== run 1 ==
==> flow/design.v <==
module pow2_LUT(
    input logic [1:0] selector, 
    output logic [31:0] out
);
always_comb 
begin
    case(selector)
        2'b00: out = 32'b1_0000000000000000000000000000000;
        2'b01: out = 32'b0_1101011101000100111111001100101;
        2'b10: out = 32'b0_1011010100000100111100110011001;
        2'b11: out = 32'b0_1001100000110111111100000101000;
        default: out = 'b0;
    endcase
end
endmodule
module LPW_pow2 #(
    parameter POW_FW = 15, 
    parameter POW_BW = 16,
    parameter BW = 8, 
    parameter FW = 2
)(
    input [BW-1:0] vec_in,
    output [POW_BW-1:0] vec_out
);
wire [BW-1:FW] int_part;
wire [FW-1:0] frac_part;
wire [BW-1:FW] shift_int;
wire [31:0] LUT_out;
wire [31:0] LUT_inter;
wire [BW-1:0] comp_in;
assign comp_in = ~vec_in + 1;
assign int_part = comp_in[BW-1:FW];
assign frac_part = comp_in[FW-1:0];
pow2_LUT LUT(
    .selector(frac_part),
    .out(LUT_out)
);
assign LUT_inter = LUT_out >> int_part;
assign vec_out = LUT_inter[31:16];
endmodule
module pow2 #(
    parameter BW = 8,
    parameter VEC_SIZE = 5,
    parameter FW = 2,
    parameter POW_BW = 16,
    parameter POW_FW = 15
)(
    input [VEC_SIZE-1:0][BW-1:0] vec_in,
    input [BW-1:0] max_in,
    output [VEC_SIZE-1:0][POW_BW-1:0] pow_out
);
wire [VEC_SIZE-1:0][BW-1:0] normed_in;
genvar i;
generate
    for(i = 0; i < VEC_SIZE; i++)
    begin : c
        assign normed_in[i] = vec_in[i] - max_in;
    end
endgenerate
generate
    for (i = 0; i < VEC_SIZE; i++)
    begin : pow_gen
        LPW_pow2 #(.BW(BW), .FW(FW), .POW_BW(POW_BW), .POW_FW(POW_FW)) power_linear (
            .vec_in(normed_in[i]),
            .vec_out(pow_out[i])
        );
    end
endgenerate
endmodule
module int_max #(
    parameter BW = 8,
    parameter FW = 2,
    parameter VEC_SIZE = 5
    )(
    input wire [VEC_SIZE-1:0][BW-1:0] int_max_in,
    output wire [BW-1:0] max_out
);
wire [2*VEC_SIZE-1:1][BW-1:0] int_max_tree;
function [BW-1:0] ciel;
    input [BW-1:0] in_val;
    begin
        if(in_val[FW-1:0] != 0)
        begin
            ciel = {in_val[BW-1:FW], 2'b00} + {{BW-3{1'b0}},3'b100};
        end
        else
        begin
            ciel = {in_val[BW-1:FW], 2'b00};
        end
    end
endfunction
genvar i;
generate
    for(i = 0; i < VEC_SIZE; i = i + 1)
    begin : base
        assign int_max_tree[i + VEC_SIZE] = ciel(int_max_in[i]);
    end
    for(i = VEC_SIZE-1; i > 0; i = i - 1)
    begin : rest
        assign int_max_tree[i] = ($signed(int_max_tree[i*2]) < $signed(int_max_tree[i*2 + 1]))? int_max_tree[i*2+1] : int_max_tree[i*2];
    end
endgenerate
assign max_out = int_max_tree[1];
endmodule
module reduction #(
    parameter BW = 16,
    parameter FW = 15,
    parameter OUT_BW = 16,
    parameter OUT_FW = 6,
    parameter VEC_SIZE = 5
)(
    input wire [VEC_SIZE-1:0][BW-1:0] vec_in,
    output wire [OUT_BW-1:0] vec_out
);
    wire [2*VEC_SIZE-1:1][31:0] tree;
    genvar i;
    generate
        for(i = 0; i < VEC_SIZE; i++)
        begin : a
            assign tree[i + VEC_SIZE] = {{(32-BW){1'b0}}, vec_in[i]};
        end
        for(i = VEC_SIZE-1; i > 0; i--)
        begin : b
            assign tree[i] = tree[2*i] + tree[2*i+1];
        end
    endgenerate
    assign vec_out = tree[1][24:9];
endmodule
module unnormed_softmax #(
    parameter BW = 8,
    parameter FW = 2,
    parameter POW_BW = 16,
    parameter POW_FW = 15,
    parameter ACCUM_BW = 16,
    parameter ACCUM_FW = 6,
    parameter VEC_SIZE = 4
)(
    input [VEC_SIZE-1:0][BW-1:0] vec_in,
    output [VEC_SIZE-1:0][POW_BW-1:0] vec_out,
    output [BW-1:0] max_out,
    output [ACCUM_BW-1:0] sum_out
);
    wire [BW-1:0] max_val;
    int_max #(.BW(BW), .FW(FW), .VEC_SIZE(VEC_SIZE)) max_instance(
        .int_max_in(vec_in),
        .max_out(max_val)
    );
    wire [VEC_SIZE-1:0][POW_BW-1:0] pow_vals;
    pow2 #( .BW(BW), .VEC_SIZE(VEC_SIZE), .FW(FW), .POW_BW(POW_BW), .POW_FW(POW_FW)) pow_2_unit(
        .vec_in(vec_in),
        .max_in(max_val),
        .pow_out(pow_vals)
    );
    wire [ACCUM_BW-1:0] sum;
    reduction #(.BW(POW_BW), .FW(POW_FW), .OUT_BW(ACCUM_BW), .OUT_FW(ACCUM_FW), .VEC_SIZE(VEC_SIZE)) accum_unit(
        .vec_in(pow_vals),
        .vec_out(sum)
    );
    assign vec_out = pow_vals;
    assign sum_out = sum;
    assign max_out = max_val;
endmodule
module reciep_MLUT (
    input logic [3:0] selector,
    output logic [15:0] value
);
always_comb 
begin  
    case(selector)
        'd0: value = 16'b1000000001000001;
        'd1: value = 16'b1111111111100000;
        'd2: value = 16'b1111111111110110;
        'd3: value = 16'b1111111111111011;
        'd4: value = 16'b1111111111111101;
        'd5: value = 16'b1111111111111110;
        'd6: value = 16'b1111111111111111;
        'd7: value = 16'b1111111111111111;
        'd8: value = 16'b0;
        'd9: value = 16'b0; 
        default:
        value = 'b0;
    endcase
end
endmodule
module reciep_CLUT (
    input logic [3:0] selector,
    output logic [31:0] value
);
always_comb 
begin  
    case(selector)
        'd0: value = 32'b00000000000111111111111111000000;
        'd1: value = 32'b00000000000000000001100000000000;
        'd2: value = 32'b00000000000000000000110101010101;
        'd3: value = 32'b00000000000000000000100101010101;
        'd4: value = 32'b00000000000000000000011100110011;
        'd5: value = 32'b00000000000000000000010111011101;
        'd6: value = 32'b00000000000000000000010001001001;
        'd7: value = 32'b00000000000000000000110101010101;
        'd8: value = 32'b00000000000000000000001111000111;
        'd9: value = 32'b00000000000000000000001101100000;
        default:
        value = 'b0;
    endcase
end
endmodule
module norm #(
    parameter BW = 8,
    parameter ACCUM_BW = 16,
    parameter ACCUM_FW = 6,
    parameter VEC_SIZE = 10
)(
    input [VEC_SIZE-1:0][ACCUM_BW-1:0] vec_in,
    input [ACCUM_BW-1:0] denom_in,
    input [BW-1:0] max,
    output [VEC_SIZE-1:0][31:0] vec_out
);
logic [3:0] sel_wire;
assign sel_wire = denom_in[ACCUM_FW+3:ACCUM_FW];
wire [15:0] m_val;
wire [31:0] c_val;
wire [31:0] reciep_val_mult;
wire [31:0] reciep_val;
reciep_MLUT MLUT(
    .selector(sel_wire),
    .value(m_val)
);
reciep_CLUT CLUT(
    .selector(sel_wire),
    .value(c_val)
);
assign reciep_val_mult = m_val *  denom_in;
assign reciep_val = reciep_val_mult + c_val;
wire [VEC_SIZE-1:0][31:0] div_out;
genvar i;
generate
    for(i = 0; i < VEC_SIZE; i++) 
    begin : a
        assign div_out[i] = vec_in[i] * reciep_val;
    end
endgenerate
generate
    for(i = 0; i < VEC_SIZE; i++) 
    begin : p
        assign vec_out[i] = div_out[i];
    end
endgenerate
endmodule
module softermax #(
    parameter BW = 8,
    parameter FW = 2,
    parameter POW_BW = 16,
    parameter POW_FW = 6,
    parameter ACCUM_BW = 16,
    parameter ACCUM_FW = 6,
    parameter VEC_SIZE = 10
)(
    input clk,
    input  [VEC_SIZE*BW-1:0] unnormed_in,
    output [VEC_SIZE*32-1:0] final_softmax
);
    logic [ACCUM_BW-1:0] sum_out;
    logic [VEC_SIZE-1:0][POW_BW-1:0] pow_out;
    logic [BW-1:0] max_out;
    logic [ACCUM_BW-1:0] sum_out_q;
    logic [VEC_SIZE-1:0][POW_BW-1:0] pow_out_q;
    logic [BW-1:0] max_out_q;
    logic [VEC_SIZE-1:0][31:0] soft_out;
    logic [VEC_SIZE-1:0][31:0] soft_out_q;
    logic [VEC_SIZE-1:0][BW-1:0] unnormed_in_q;
    always_ff @(posedge clk)
    begin
        unnormed_in_q <= unnormed_in;
        sum_out_q <= sum_out;
        pow_out_q <= pow_out;
        max_out_q <= max_out;
        soft_out_q <= soft_out;
    end
    unnormed_softmax #(.VEC_SIZE(VEC_SIZE), .BW(BW), .FW(FW), .POW_BW(POW_BW), .POW_FW(POW_FW), .ACCUM_BW(ACCUM_BW), .ACCUM_FW(ACCUM_FW)) unnormed_instance(
        .vec_in(unnormed_in_q),
        .vec_out(pow_out),
        .sum_out(sum_out),
        .max_out(max_out)
    );
    norm #(.VEC_SIZE(VEC_SIZE), .BW(BW), .ACCUM_BW(ACCUM_BW), .ACCUM_FW(ACCUM_FW)) norm_unit(
        .vec_in(pow_out_q),
        .denom_in(sum_out_q),
        .max(max_out_q),
        .vec_out(soft_out)
    );
    assign final_softmax = soft_out_q;
endmodule
clock: 13.2 ns
lec_check: 0
cap_margin: 20
core_margin: 2
core_utilization: 68
max_routing_layer: met4
slew_margin: 20
run.sh (not shown) runs the stock make flow with config.mk's settings and CLKGATE_MAP_FILE=.
The flow completed for run 1, but it is not clean: the layout still shows setup timing.
--- input diff run 1..run 2 ---
- CAP_MARGIN changed from 20 to 15
- CTS_CLUSTER_SIZE newly set to 72
- SLEW_MARGIN changed from 20 to 35
- PLACE_DENSITY newly set to 0.67
- MAX_ROUTING_LAYER removed (was met4)
- CORE_UTILIZATION changed from 68 to 72
- the clock period (ns, I/O delays scaled along) changed from 13.2 to 14.6
==> results <==
Looking at maximum operating frequency, run 2 sits about 1.1% below run 1. Run 1 had finished all stages when the layout checks came back failing, citing setup timing. Although run 2 finished all stages, its layout failed final checks on setup timing. Diff run 1 -> run 2: filler cell count fell 17%, worst hold slack rose 0.059 ns. Per the comparison of run 2 with run 1, logic area now sits at about the same level; initial antenna violation count moved up; mean number of vias per cell saw an increase; total track usage moved up; total die area fell by 0.012 mm^2. Total number of placement rows, run 1 and run 2: lower on run 2.
diff inputs: run 2 => run 3
- PLACE_DENSITY: 0.67 -> unset
- CAP_MARGIN: 15 -> 20
- CTS_CLUSTER_SIZE: 72 -> unset
- PLACE_DENSITY_LB_ADDON: unset -> 0.18
- SLEW_MARGIN: 35 -> 30
- CORE_UTILIZATION: 72 -> 33
- CTS_CLUSTER_DIAMETER: unset -> 273
- the clock period (ns, I/O delays scaled along): 14.6 -> 9.68
Findings:
Run 3 finished all stages; layout check result: FAIL, due to setup timing.
On global-route wire length before repair: between run 3 and run 2, it ends up lower for run 2.
Count of endpoints failing setup in the final report was lower in run 2 than in run 3.
Run 3 has global-route usage below what run 2 had.
Between run 2 and run 3, part of the cycle the worst path needs increased.
Compared to run 2, run 3 shows a narrower setup margin.
Largest stage delay on the critical path (lower): run 3
Sort run 3 and run 2 by core utilization asc -> top: run 3
The core box area in run 2 is 0.46 times that in run 3.
Input-level comparison between run 4 and run 3:
- a change of CORE_UTILIZATION from 33 to 40
- a change of SLEW_MARGIN from 30 to 20
- a deleted PLACE_DENSITY_LB_ADDON that had been 0.18
- a deleted CTS_CLUSTER_DIAMETER that had been 273
- an added SETUP_SLACK_MARGIN of -1.6
- a change of the clock period (ns, I/O delays scaled along) from 9.68 to 17.1
Notes after the runs:
Finished, but not clean: run 4, with setup timing.
Largest net degree at the start of global routing | run 4 above run 3
Non-clock buffer count (run 4 over run 3): decrease, 2184
Taking run 3 as the reference, in run 4 headroom to the max-slew limit dropped 13 points; share of the final layout cell area in multi-input gates rose 7.3 points; wire length of the first global-routing pass dropped about 12%.
Relative to run 3, the final cell area reported for run 4 is lower.
